== v2 ==
==> flow/design.v <==
module izhikevich_neuron #(parameter DT = 16'h0100)  
(
    input wire clk,
    input wire rst,
    input wire [15:0] I,           
    output reg spike               
);
    reg signed [15:0] v, u;
    wire signed [15:0] a = 16'h0051;    
    wire signed [15:0] b = 16'h0200;    
    wire signed [15:0] c = -16'sd16640;  
    wire signed [15:0] d = 16'h0800;    
    wire signed [15:0] v_sq;
    wire signed [15:0] term1, term2, term3, dv_raw, du_raw;
    wire signed [15:0] bv;
    localparam signed [15:0] V_THRESH = 16'd7680;  
    cordic_mult sq_v (.x(v), .y(v), .out(v_sq));
    cordic_mult mul_004 (.x(16'h0148), .y(v_sq), .out(term1));
    cordic_mult mul_5v (.x(16'h0500), .y(v), .out(term2));
    assign term3 = 16'd35840;  
    assign dv_raw = term1 + term2 + term3 - u + I;
    cordic_mult mul_bv (.x(b), .y(v), .out(bv));
    assign du_raw = (bv - u);
    wire signed [15:0] du;
    cordic_mult mul_a (.x(a), .y(du_raw), .out(du));
    wire signed [31:0] dv_dt = dv_raw * $signed(DT);
    wire signed [31:0] du_dt = du * $signed(DT);
    always @(posedge clk or posedge rst) begin
        if (rst) begin
            v <= c;
            u <= 0;
            spike <= 0;
        end else begin
            if (v >= V_THRESH) begin
                v <= c;
                u <= u + d;
                spike <= 1;
            end else begin
                v <= v + dv_dt[23:8];  
                u <= u + du_dt[23:8];
                spike <= 0;
            end
        end
    end
endmodule
module cordic_mult(
    input signed [15:0] x,
    input signed [15:0] y,
    output signed [15:0] out
);
    wire signed [31:0] temp;
    assign temp = x * y;
    assign out = temp[23:8];  
endmodule
==> flow/config.mk <==
export PLATFORM = sky130hd
export DESIGN_NAME = izhikevich_neuron
export DESIGN_NICKNAME = izhikevich_neuron
export VERILOG_FILES = /design/flow/design.v
export SDC_FILE = /design/flow/constraint.sdc
export NUM_CORES = 4
export LEC_CHECK = 0
export ABC_AREA = 1
export CAP_MARGIN = 20
export CORE_MARGIN = 2
export CORE_UTILIZATION = 71
export CTS_CLUSTER_DIAMETER = 179
export PLACE_DENSITY = 0.38
export SETUP_SLACK_MARGIN = -0.63
export SLEW_MARGIN = 20
==> flow/constraint.sdc <==
create_clock -name core_clock -period 10.0 [get_ports {clk}]
set_input_delay 2.0000 -clock core_clock [delete_from_list [all_inputs] [get_ports {clk}]]
set_output_delay 2.0000 -clock core_clock [all_outputs]
set_load 0.01 [all_outputs]
run.sh (not shown) runs the stock make flow with config.mk's settings and CLKGATE_MAP_FILE=.
The layout from v2, despite a flow that completed every stage, fails the layout checks, with the failing checks listed as negative setup slack.
### v2 -> v28
Settings: putting MAX_ROUTING_LAYER at met4 where nothing was set; clearing PLACE_DENSITY, which used to be 0.38; clearing CTS_CLUSTER_DIAMETER, which used to be 179; clearing SETUP_SLACK_MARGIN, which used to be -0.63; swapping 71 for 72 in CORE_UTILIZATION; swapping 10.0 for 6.49 in the clock period (ns, I/O delays scaled along).
Findings:
v28 vs. v2: detailed placement HPWL went down, number of hold buffers added after CTS neither gained nor lost much, floorplan die area saw a decrease, AND-OR/OR-AND share of the synthesized area shows no meaningful change.
Comparing area of the placeable core for v2 and v28, the bigger number came from v2.
v28 failed in global routing (5_1_grt) with GRT-0232.
Diff v2 -> v28 | vertical die dimension | down slightly
Here is what was changed in the inputs of v26 compared with v28.
Settings: removing MAX_ROUTING_LAYER (formerly met4); changing CORE_UTILIZATION from 72 to 40; removing ABC_AREA (formerly 1); setting PLACE_DENSITY to 0.6 for the first time; changing the clock period (ns, I/O delays scaled along) from 6.49 to 12.0.
Notes after the runs:
Of v28 and v26, only v26 finishes the flow clean. v26 ended up with a lower number of placed instances with taps included than v28 did. Taking v26 as 1.0, v28 lands at 0.59 on area of the placeable core. Quantity of gates resized following cts in v26 is 189 lower than in v28.
Edits applied to the flow inputs when going from v26 to v56:
Settings: PLACE_DENSITY removed (was 0.6); CORE_UTILIZATION changed from 40 to 41; CELL_PAD_IN_SITES_DETAIL_PLACEMENT newly set to 1.
--- outcome ---
v56 and v26 ended up with nearly the same total area of multi-input combinational cells.
In v56 relative to v26, die area had gone down by a few percent.
Between v56 and v26, core utilization at floorplan is lower for v26, v56 comes in above that.
Taking v26 as the reference, in v56 fraction of the cycle the final worst path needs saw an increase; setup slack saw a decrease; final standard cell utilization of the core now sits higher; wire length reported by the detailed router went up by 6700 um.
Filler cell count in the final layout (v56 vs. v26) increases by more than 10%
Changes in v46 relative to v56:
Settings: TNS_END_PERCENT: unset -> 40; ABC_AREA: unset -> 0; SLEW_MARGIN: 20 -> 15; CELL_PAD_IN_SITES_DETAIL_PLACEMENT: 1 -> unset; CORE_UTILIZATION: 41 -> 40; CTS_CLUSTER_SIZE: unset -> 100; CTS_CLUSTER_DIAMETER: unset -> 338.
==> results <==
Reported for v46 and v56, fraction of the mapped netlist area in compound gates turned out identical to the last digit.
Delta (v46 minus v56): area growth from synthesis to layout has decreased, total wire length has decreased.
--- input diff v46..v47 ---
Settings: CORE_UTILIZATION changed from 40 to 63; CTS_CLUSTER_DIAMETER changed from 338 to 331; TNS_END_PERCENT changed from 40 to 10; SLEW_MARGIN changed from 15 to 20; PLACE_DENSITY_LB_ADDON newly set to 0.3.
--- outcome ---
v46 → v47: via count rose by about 3.6%, worst setup slack before clock tree synthesis fell by 0.16 ns, share of the core filled with cells in the final layout rose by 26 points, global-route wire length before repair fell by about 2.4%, area added between synthesis and finish fell by 1.8 points. Between v47 and v46, it is v47 whose starting density of the core is higher, by 24 points. Higher routed wire length goes to v46 over v47. Looking at area of placed instances across v47 and v46, the one that comes out lower is v47. ~same latest clock arrival within the worst-skew pair in v47 and v46.

========
## run A
RTL: the design.v shown in full above, as it stands there.
clock: 10.0 ns
lec_check: 0
abc_area: 1
cap_margin: 20
core_margin: 2
core_utilization: 71
place_density_lb_addon: 0.11
setup_slack_margin: -0.06
slew_margin: 20
Run A is listed as incomplete: the tool reported an error in global routing and the run ended there.
Setup changes, run A to run B
Settings: CORE_UTILIZATION now 72, was 71; PLACE_DENSITY now 0.6, previously not set; PLACE_DENSITY_LB_ADDON no longer set, was 0.11; SETUP_SLACK_MARGIN no longer set, was -0.06; the clock period (ns, I/O delays scaled along) now 13.4, was 10.0.
Findings:
- Having completed the whole flow, run B delivered a layout that passed the timing, design-rule and antenna checks.
- Sort run B and run A by routability-driven placement congestion ratio, descending, and run A comes first.
- Core box area down about 0.6% in run B wrt run A
- Area of the die (run B vs. run A) decreases slightly
- Placed cell count went down by a little under 10% going from run A to run B.
- Summary of run B over run A: buffers inserted during post-CTS setup optimization down 24; die extent in y down about 0.7%.
[inputs] run C vs run B
Settings: putting SETUP_SLACK_MARGIN at -0.52 where nothing was set; clearing PLACE_DENSITY, which used to be 0.6; clearing ABC_AREA, which used to be 1; swapping 13.4 for 11.4 in the clock period (ns, I/O delays scaled along).
### Flow results
The flow completed for run C, but it is not clean: the layout still shows setup timing.
Re count of antenna diodes in the layout: no difference whatsoever between run B and run C.
Changes observed in run C relative to run B: routed wirelength normalized by instance count up 3.7%, worst slack after detailed placement down 1.76 ns, hold slack down 0.024 ns.
Compared with run B, the detailed router inserted fewer vias in run C.
Relative to run B, final clock period utilization by the worst path increased by 10 points in run C.
Run B → run C: minimum clock period after layout went down by 0.63 ns, final area fell 0.36%.
Inputs modified between run C and run D:
Settings: an added ABC_AREA of 1; a deleted SETUP_SLACK_MARGIN that had been -0.52; an added MAX_ROUTING_LAYER of met4; an added PLACE_DENSITY_LB_ADDON of 0.08; a change of the clock period (ns, I/O delays scaled along) from 11.4 to 6.49.
==> results <==
The log for run D ends in global routing with error GRT-0232, so the run never completed. Summary — share of synthesized cell area in and, or, nand and nor gates, run D relative to run C: higher, by 4.3 points. Worst slack at placement was lower in run D than in run C. Area fraction in compound gates after synthesis sits lower in run D than in run C. Run D ends up with a post-CTS resize count that is 203 higher than in run C. Re area of the core: run C and run D aren't equal, and the lower value belongs to run C. On area share of fa/ha/maj cells after synthesis: run D sits below run C. In run D relative to run C, number of instances in the synthesized netlist had gone up by more than 10%. Across both runs, chip area estimate from yosys synthesis was higher for run D than for run C. Looking at mux contribution to synthesized area, run D sits 0.29 points below run C. Max total standard cell area after synthesis across run C and run D: run D. As far as number of sinks handled by clock tree synthesis goes, run C and run D are indistinguishable; the numbers are identical.

========
RTL: the design.v shown in full above, as it stands there.
==> flow/config.mk <==
export PLATFORM = sky130hd
export DESIGN_NAME = izhikevich_neuron
export DESIGN_NICKNAME = izhikevich_neuron
export VERILOG_FILES = /design/flow/design.v
export SDC_FILE = /design/flow/constraint.sdc
export NUM_CORES = 4
export LEC_CHECK = 0
export CAP_MARGIN = 20
export CORE_MARGIN = 2
export CORE_UTILIZATION = 66
export HOLD_SLACK_MARGIN = -0.08
export SLEW_MARGIN = 20
==> flow/constraint.sdc <==
create_clock -name core_clock -period 8.19 [get_ports {clk}]
set_input_delay 1.6380 -clock core_clock [delete_from_list [all_inputs] [get_ports {clk}]]
set_output_delay 1.6380 -clock core_clock [all_outputs]
set_load 0.01 [all_outputs]
The first run produced a layout that fails on negative setup slack.
Then changed:
ABC_AREA = 1   (was unset)
CORE_UTILIZATION = 72   (was 66)
HOLD_SLACK_MARGIN = unset   (was -0.08)
MAX_ROUTING_LAYER = met4   (was unset)
SETUP_SLACK_MARGIN = 1.88   (was unset)
clock period = 6.49 ns   (was 8.19 ns; I/O delays follow)
Now the flow never finished: it broke off in global routing (DPL-0038).
Area after synthesis climbs by 7.1%.
Die size came out lower by about 1.7%.
Synthesized cell count is higher by 24%.
Then changed:
ABC_AREA = unset   (was 1)
CORE_UTILIZATION = 66   (was 72)
SETUP_SLACK_MARGIN = unset   (was 1.88)
clock period = 8.19 ns   (was 6.49 ns; I/O delays follow)
Outcome: The changed run produced a layout that fails on negative setup slack; area after synthesis falls by a few percent; die size grows slightly; synthesized cell count drops by about a fifth.

========
// izhikevich_neuron: RTL as listed in full above, without the edits since
Settings: LEC_CHECK=0, ABC_AREA=1, CAP_MARGIN=20, CORE_ASPECT_RATIO=0.92, CORE_MARGIN=2, CORE_UTILIZATION=72, CTS_CLUSTER_DIAMETER=320, CTS_CLUSTER_SIZE=10, PLACE_DENSITY=0.6, SETUP_SLACK_MARGIN=3.96, SLEW_MARGIN=20, TNS_END_PERCENT=10; clock period 13.4 ns.
Rerun with:
==> flow/config.mk (replaced) <==
export PLATFORM = sky130hd
export DESIGN_NAME = izhikevich_neuron
export DESIGN_NICKNAME = izhikevich_neuron
export VERILOG_FILES = /design/flow/design.v
export SDC_FILE = /design/flow/constraint.sdc
export NUM_CORES = 4
export LEC_CHECK = 0
export ABC_AREA = 1
export CAP_MARGIN = 20
export CORE_MARGIN = 2
export CORE_UTILIZATION = 72
export CTS_CLUSTER_DIAMETER = 168
export PLACE_DENSITY_LB_ADDON = 0.08
export SLEW_MARGIN = 20
==> flow/constraint.sdc (replaced) <==
create_clock -name core_clock -period 11.9 [get_ports {clk}]
set_input_delay 2.3800 -clock core_clock [delete_from_list [all_inputs] [get_ports {clk}]]
set_output_delay 2.3800 -clock core_clock [all_outputs]
set_load 0.01 [all_outputs]
Outcome:
- The new run completed with no timing, DRC or antenna violations
- synthesized cell count stays the same
- global-route usage falls by 2.4 points
- hold slack gains 0.027 ns
- fmax falls by a few percent
- routed wire length falls by roughly a tenth
- flip-flop count does not change
- design area falls by roughly a tenth
- synthesized area does not change
- worst setup slack loses 1.7 ns
Rerun with:
--- a/flow/config.mk
+++ b/flow/config.mk
@@ -6,9 +6,7 @@
 export NUM_CORES = 4
 export LEC_CHECK = 0
-export ABC_AREA = 1
 export CAP_MARGIN = 20
 export CORE_MARGIN = 2
-export CORE_UTILIZATION = 72
-export CTS_CLUSTER_DIAMETER = 168
-export PLACE_DENSITY_LB_ADDON = 0.08
+export CORE_UTILIZATION = 40
+export PLACE_DENSITY = 0.6
 export SLEW_MARGIN = 20
==> flow/constraint.sdc (replaced) <==
create_clock -name core_clock -period 11.7 [get_ports {clk}]
set_input_delay 2.3400 -clock core_clock [delete_from_list [all_inputs] [get_ports {clk}]]
set_output_delay 2.3400 -clock core_clock [all_outputs]
set_load 0.01 [all_outputs]
The changed run went through all stages and came out clean.
Area after synthesis shrinks by a few percent.
Routed wire length goes down by about a fifth.
Die area increases by well over a third.
Clock-buffer cell count climbs by 3.
Setup slack loses 0.23 ns.
Critical path depth goes down by 3.
Via count goes down by about a fifth.
Utilization is lower by 30 points.
Cell count goes down by a few percent.
Rerun with:
--- a/flow/config.mk
+++ b/flow/config.mk
@@ -8,5 +8,6 @@
 export CAP_MARGIN = 20
 export CORE_MARGIN = 2
-export CORE_UTILIZATION = 40
+export CORE_UTILIZATION = 68
+export CTS_CLUSTER_DIAMETER = 358
 export PLACE_DENSITY = 0.6
 export SLEW_MARGIN = 20
==> flow/constraint.sdc (replaced) <==
create_clock -name core_clock -period 10.0 [get_ports {clk}]
set_input_delay 2.0000 -clock core_clock [delete_from_list [all_inputs] [get_ports {clk}]]
set_output_delay 2.0000 -clock core_clock [all_outputs]
set_load 0.01 [all_outputs]
Result:
- This time the run produced a layout that fails on negative setup slack
- routed wire length rises by 40%
- register-to-register slack got worse by 1.8 ns
- cell count falls by about 1.6%
- via count increases by about 20%
- final area went up by 11%
Rerun with:
--- a/flow/config.mk
+++ b/flow/config.mk
@@ -6,8 +6,9 @@
 export NUM_CORES = 4
 export LEC_CHECK = 0
+export ABC_AREA = 1
 export CAP_MARGIN = 20
 export CORE_MARGIN = 2
-export CORE_UTILIZATION = 68
-export CTS_CLUSTER_DIAMETER = 358
-export PLACE_DENSITY = 0.6
+export CORE_UTILIZATION = 71
+export PLACE_DENSITY_LB_ADDON = 0.11
+export SETUP_SLACK_MARGIN = 2.81
 export SLEW_MARGIN = 20
Effect: The changed run aborted during global routing with GRT-0232; die area goes up by 2.5%; synthesized cell count goes up by 24%; area after synthesis goes up by 7.1%.

========
Starts from the design.v that is shown in full above.
export LEC_CHECK = 0
export ABC_AREA = 0
export CAP_MARGIN = 0
export CELL_PAD_IN_SITES_DETAIL_PLACEMENT = 1
export CELL_PAD_IN_SITES_GLOBAL_PLACEMENT = 3
export CORE_ASPECT_RATIO = 1.92
export CORE_MARGIN = 3
export CORE_UTILIZATION = 72
export GPL_ROUTABILITY_DRIVEN = 0
export GPL_TIMING_DRIVEN = 0
export PLACE_DENSITY_LB_ADDON = 0.1
export SETUP_SLACK_MARGIN = 2.61
export SLEW_MARGIN = 20
export TNS_END_PERCENT = 60
create_clock -name core_clock -period 18.6 [get_ports {clk}]
The starting point did not get past 3_1_place_gp_skip_io with FLW-0024.
Next try:
- ABC_AREA: 0 -> not set
- CAP_MARGIN: 0 -> 20
- CELL_PAD_IN_SITES_DETAIL_PLACEMENT: 1 -> not set
- CELL_PAD_IN_SITES_GLOBAL_PLACEMENT: 3 -> not set
- CORE_ASPECT_RATIO: 1.92 -> not set
- CORE_MARGIN: 3 -> 2
- CORE_UTILIZATION: 72 -> 56
- GPL_ROUTABILITY_DRIVEN: 0 -> not set
- GPL_TIMING_DRIVEN: 0 -> not set
- PLACE_DENSITY_LB_ADDON: 0.1 -> not set
- SETUP_SLACK_MARGIN: 2.61 -> not set
- TNS_END_PERCENT: 60 -> not set
- clock period: 18.6 -> 6.65 ns (I/O delays scaled with it)
This time the run finished but failed the layout checks on negative setup slack.
Synthesized cell count does not change.
Die size came out higher by a quarter to a third.
Synthesized area stays the same.
Next try:
- CORE_UTILIZATION: 56 -> 72
- MAX_ROUTING_LAYER: not set -> met4
- clock period: 6.65 -> 11.1 ns (I/O delays scaled with it)
Effect:
- The new run ran to the end with violations: negative setup slack
- synthesized area is unchanged
- die area decreases by 22%
- clock skew went down by 0.0048 ns
- design area drops by 12%
- fmax falls by 1.2%
- setup slack gets better by 4.3 ns
- count of clock-buffer cells in the layout decreases by 2
- critical path depth shrinks by 5
- global-route usage increases by 7.1 points
Next try:
- CTS_CLUSTER_DIAMETER: not set -> 193
- CTS_CLUSTER_SIZE: not set -> 98
- MAX_ROUTING_LAYER: met4 -> not set
- PLACE_DENSITY: not set -> 0.38
- TNS_END_PERCENT: not set -> 10
- clock period: 11.1 -> 10.2 ns (I/O delays scaled with it)
Outcome: The new run completed and failed the layout checks on negative setup slack. Worst setup slack is worse by 0.96 ns. Synthesized cell count is unchanged. Area after synthesis stays the same. Hold slack barely changes. Cell count increases by a few percent. Sequential share of layout area stays flat.
